// total_fir
module total_fir(total_out, x_in, clk);
	input clk;
	input signed[7:0]x_in;
	output signed[15:0]total_out;
	wire signed[7:0]c0 = 8'b0_0010001;
	wire signed[7:0]c1 = 8'b1_1010111;
	wire signed[7:0]c2 = 8'b0_0011000;
	wire signed[7:0]c3 = 8'b1_1000110;
	wire signed[7:0]c4 = 8'b1_0001100;
	wire signed[7:0]c5 = 8'b0_1010110;
	wire signed[7:0]c6 = 8'b1_0011010;
	wire signed[7:0]c7 = 8'b0_0111010;
	wire signed[7:0]c8 = 8'b1_1110000;
	wire signed[7:0]c9 = 8'b0_1111111;
	wire signed[7:0]c10 = 8'b0_0001111;
	wire signed[7:0]c11 = 8'b1_1110111;
	wire signed[7:0]c12 = 8'b1_1101011;
	wire signed[7:0]c13 = 8'b1_0110110;
	wire signed[7:0]c14 = 8'b1_0111100;
	wire signed[7:0]c15 = 8'b1_1010000;
	wire signed[7:0]in_a;
	wire signed[7:0]d1_eigh_out, d2_eigh_out, d3_eigh_out, d4_eigh_out, d5_eigh_out, d6_eigh_out,
					d7_eigh_out, d8_eigh_out, d9_eigh_out, d10_eigh_out, d11_eigh_out, d12_eigh_out,
					d13_eigh_out, d14_eigh_out, d15_eigh_out, d16_eigh_out;
	wire signed[13:0]m1_out, m2_out, m3_out, m4_out, m5_out, m6_out, m7_out, m8_out, m9_out, m10_out,
					m11_out, m12_out, m13_out, m14_out, m15_out, m16_out; 
  ...
For scale: roughly 3700 cells after synthesis, about 400 flip-flops, roughly 25 I/O pins, roughly 32000 µm² of cells after synthesis.
export LEC_CHECK = 0
export ABC_AREA = 1
export CAP_MARGIN = 20
export CORE_ASPECT_RATIO = 0.9
export CORE_MARGIN = 4
export CORE_UTILIZATION = 58
export GPL_ROUTABILITY_DRIVEN = 0
export GPL_TIMING_DRIVEN = 1
export MIN_ROUTING_LAYER = met2
export PLACE_DENSITY = 0.45
export SETUP_SLACK_MARGIN = -0.15
export SLEW_MARGIN = 40
create_clock -name core_clock -period 3.83 [get_ports {clk}]
run.sh (not shown) runs the stock make flow with config.mk's settings and CLKGATE_MAP_FILE=.
Then changed:
==> flow/config.mk (replaced) <==
export PLATFORM = sky130hd
export DESIGN_NAME = total_fir
export DESIGN_NICKNAME = total_fir
export VERILOG_FILES = /design/flow/design.v
export SDC_FILE = /design/flow/constraint.sdc
export NUM_CORES = 4
export LEC_CHECK = 0
export CAP_MARGIN = 20
export CORE_MARGIN = 2
export CORE_UTILIZATION = 40
export SLEW_MARGIN = 20
==> flow/constraint.sdc (replaced) <==
create_clock -name core_clock -period 4.42 [get_ports {clk}]
set_input_delay 0.8840 -clock core_clock [delete_from_list [all_inputs] [get_ports {clk}]]
set_output_delay 0.8840 -clock core_clock [all_outputs]
set_load 0.01 [all_outputs]
Result: The changed run completed without violations; cell count drops by 7.4%; first-iteration DRC count drops by 84%; critical path depth drops by 4; register-to-register slack is better by 0.14 ns.
Then changed:
--- a/flow/config.mk
+++ b/flow/config.mk
@@ -7,5 +7,8 @@
 export LEC_CHECK = 0
+export ABC_AREA = 1
 export CAP_MARGIN = 20
+export CORE_ASPECT_RATIO = 0.72
 export CORE_MARGIN = 2
-export CORE_UTILIZATION = 40
+export CORE_UTILIZATION = 72
+export CTS_CLUSTER_DIAMETER = 298
 export SLEW_MARGIN = 20
==> flow/constraint.sdc (replaced) <==
create_clock -name core_clock -period 2.52 [get_ports {clk}]
set_input_delay 0.5040 -clock core_clock [delete_from_list [all_inputs] [get_ports {clk}]]
set_output_delay 0.5040 -clock core_clock [all_outputs]
set_load 0.01 [all_outputs]
=> Now the flow did not get past clock tree synthesis; die area falls by 41%; synthesized cell count rises by 21%; area after synthesis rises by 5.0%.
Then changed:
--- a/flow/config.mk
+++ b/flow/config.mk
@@ -8,7 +8,8 @@
 export ABC_AREA = 1
-export CAP_MARGIN = 20
-export CORE_ASPECT_RATIO = 0.72
+export CAP_MARGIN = 0
 export CORE_MARGIN = 2
 export CORE_UTILIZATION = 72
-export CTS_CLUSTER_DIAMETER = 298
+export CTS_CLUSTER_DIAMETER = 265
+export MAX_ROUTING_LAYER = met4
+export PLACE_DENSITY = 0.65
 export SLEW_MARGIN = 20
==> flow/constraint.sdc (replaced) <==
create_clock -name core_clock -period 3.44 [get_ports {clk}]
set_input_delay 0.6880 -clock core_clock [delete_from_list [all_inputs] [get_ports {clk}]]
set_output_delay 0.6880 -clock core_clock [all_outputs]
set_load 0.01 [all_outputs]
This time the run completed and failed the layout checks on negative setup slack.
Area after synthesis is unchanged.
Die size barely changes.
Synthesized cell count stays the same.
Then changed:
==> flow/config.mk (replaced) <==
export PLATFORM = sky130hd
export DESIGN_NAME = total_fir
export DESIGN_NICKNAME = total_fir
export VERILOG_FILES = /design/flow/design.v
export SDC_FILE = /design/flow/constraint.sdc
export NUM_CORES = 4
export LEC_CHECK = 0
export CAP_MARGIN = 20
export CORE_MARGIN = 2
export CORE_UTILIZATION = 40
export SLEW_MARGIN = 20
==> flow/constraint.sdc (replaced) <==
create_clock -name core_clock -period 5.0 [get_ports {clk}]
set_input_delay 1.0000 -clock core_clock [delete_from_list [all_inputs] [get_ports {clk}]]
set_output_delay 1.0000 -clock core_clock [all_outputs]
set_load 0.01 [all_outputs]
=> The new run passed the timing, DRC and antenna checks; cell count went down by 7.8%; flip-flop count stays the same; wire length went down by 28%; non-clock buffer count went down by 129; cell area went down by 7.8%; worst setup slack gains 0.77 ns.
Then changed:
--- a/flow/config.mk
+++ b/flow/config.mk
@@ -7,5 +7,14 @@
 export LEC_CHECK = 0
-export CAP_MARGIN = 20
+export CAP_MARGIN = 25
+export CELL_PAD_IN_SITES_GLOBAL_PLACEMENT = 1
 export CORE_MARGIN = 2
-export CORE_UTILIZATION = 40
+export CORE_UTILIZATION = 18
+export CTS_CLUSTER_SIZE = 87
+export GPL_ROUTABILITY_DRIVEN = 0
+export GPL_TIMING_DRIVEN = 0
+export HOLD_SLACK_MARGIN = 0.05
+export MAX_ROUTING_LAYER = met4
+export MIN_ROUTING_LAYER = met2
+export SETUP_SLACK_MARGIN = 0.45
 export SLEW_MARGIN = 20
+export TNS_END_PERCENT = 60
- The changed run produced a clean layout
- core utilization is lower by 24 points
- fmax is higher by 1.1%
- setup slack improves by 0.046 ns


Starting RTL as in the previous note.
make LEC_CHECK=0 CAP_MARGIN=20 CORE_MARGIN=2 CORE_UTILIZATION=40 GPL_ROUTABILITY_DRIVEN=0 HOLD_SLACK_MARGIN=0.05 PLACE_DENSITY_LB_ADDON=0.18 SLEW_MARGIN=20 finish   # period 5.0 ns
==> next run, changes <==
CORE_UTILIZATION = 65   (was 40)
GPL_ROUTABILITY_DRIVEN = not set   (was 0)
HOLD_SLACK_MARGIN = not set   (was 0.05)
PLACE_DENSITY_LB_ADDON = not set   (was 0.18)
clock period = 3.83 ns   (was 5.0 ns; I/O delays follow)
Result:
- hold slack improved by 0.018 ns
- core utilization went up by 32 points
- count of clock-buffer cells in the layout went up by 4
- routed wire length went up by a few percent
==> next run, changes <==
CORE_ASPECT_RATIO = 0.87   (was not set)
CORE_UTILIZATION = 72   (was 65)
PLACE_DENSITY = 0.65   (was not set)
SETUP_SLACK_MARGIN = 0.88   (was not set)
TNS_END_PERCENT = 5   (was not set)
clock period = 3.75 ns   (was 3.83 ns; I/O delays follow)
With this change the flow ran to the end with violations: negative setup slack.
Worst hold slack loses 0.0050 ns.
Register-to-register slack loses 0.43 ns.
Synthesized area stays the same.
Final area came out higher by a little under a tenth.
Flip-flop count stays the same.
Non-clock buffer count came out higher by 14.
Via count came out higher by about a fifth.
==> next run, changes <==
CORE_ASPECT_RATIO = not set   (was 0.87)
PLACE_DENSITY = not set   (was 0.65)
PLACE_DENSITY_LB_ADDON = 0.26   (was not set)
SETUP_SLACK_MARGIN = -0.18   (was 0.88)
TNS_END_PERCENT = not set   (was 5)
clock period = 3.45 ns   (was 3.75 ns; I/O delays follow)
Result: The changed run completed, yet does not pass: negative setup slack. Global-route usage is about the same. Design area rose by 0.43%. Clock skew rose by 0.018 ns. Worst setup slack degrades by 0.80 ns. Sequential share of layout area fell by 0.31 points.


Starting RTL as in the previous note.
export LEC_CHECK = 0
export CAP_MARGIN = 20
export CORE_MARGIN = 2
export CORE_UTILIZATION = 56
export SLEW_MARGIN = 20
create_clock -name core_clock -period 4.42 [get_ports {clk}]
The starting point completed without violations.
Then changed:
--- a/flow/config.mk
+++ b/flow/config.mk
@@ -8,4 +8,7 @@
 export CAP_MARGIN = 20
+export CELL_PAD_IN_SITES_GLOBAL_PLACEMENT = 2
 export CORE_MARGIN = 2
-export CORE_UTILIZATION = 56
+export CORE_UTILIZATION = 17
+export GPL_ROUTABILITY_DRIVEN = 0
+export HOLD_SLACK_MARGIN = 0.05
 export SLEW_MARGIN = 20
==> flow/constraint.sdc (replaced) <==
create_clock -name core_clock -period 5.0 [get_ports {clk}]
set_input_delay 1.0000 -clock core_clock [delete_from_list [all_inputs] [get_ports {clk}]]
set_output_delay 1.0000 -clock core_clock [all_outputs]
set_load 0.01 [all_outputs]
Routed wire length rises by roughly a tenth. Worst hold slack barely changes. Setup slack gets better by 0.23 ns. Register-to-register slack gets better by 0.23 ns. Cell area rises by a few percent.
Then changed:
--- a/flow/config.mk
+++ b/flow/config.mk
@@ -8,7 +8,4 @@
 export CAP_MARGIN = 20
-export CELL_PAD_IN_SITES_GLOBAL_PLACEMENT = 2
 export CORE_MARGIN = 2
-export CORE_UTILIZATION = 17
-export GPL_ROUTABILITY_DRIVEN = 0
-export HOLD_SLACK_MARGIN = 0.05
+export CORE_UTILIZATION = 9
 export SLEW_MARGIN = 20
==> flow/constraint.sdc (replaced) <==
create_clock -name core_clock -period 7.61 [get_ports {clk}]
set_input_delay 1.5220 -clock core_clock [delete_from_list [all_inputs] [get_ports {clk}]]
set_output_delay 1.5220 -clock core_clock [all_outputs]
set_load 0.01 [all_outputs]
Outcome:
- count of clock-buffer cells in the layout drops by 12
- wire length is lower by 12%
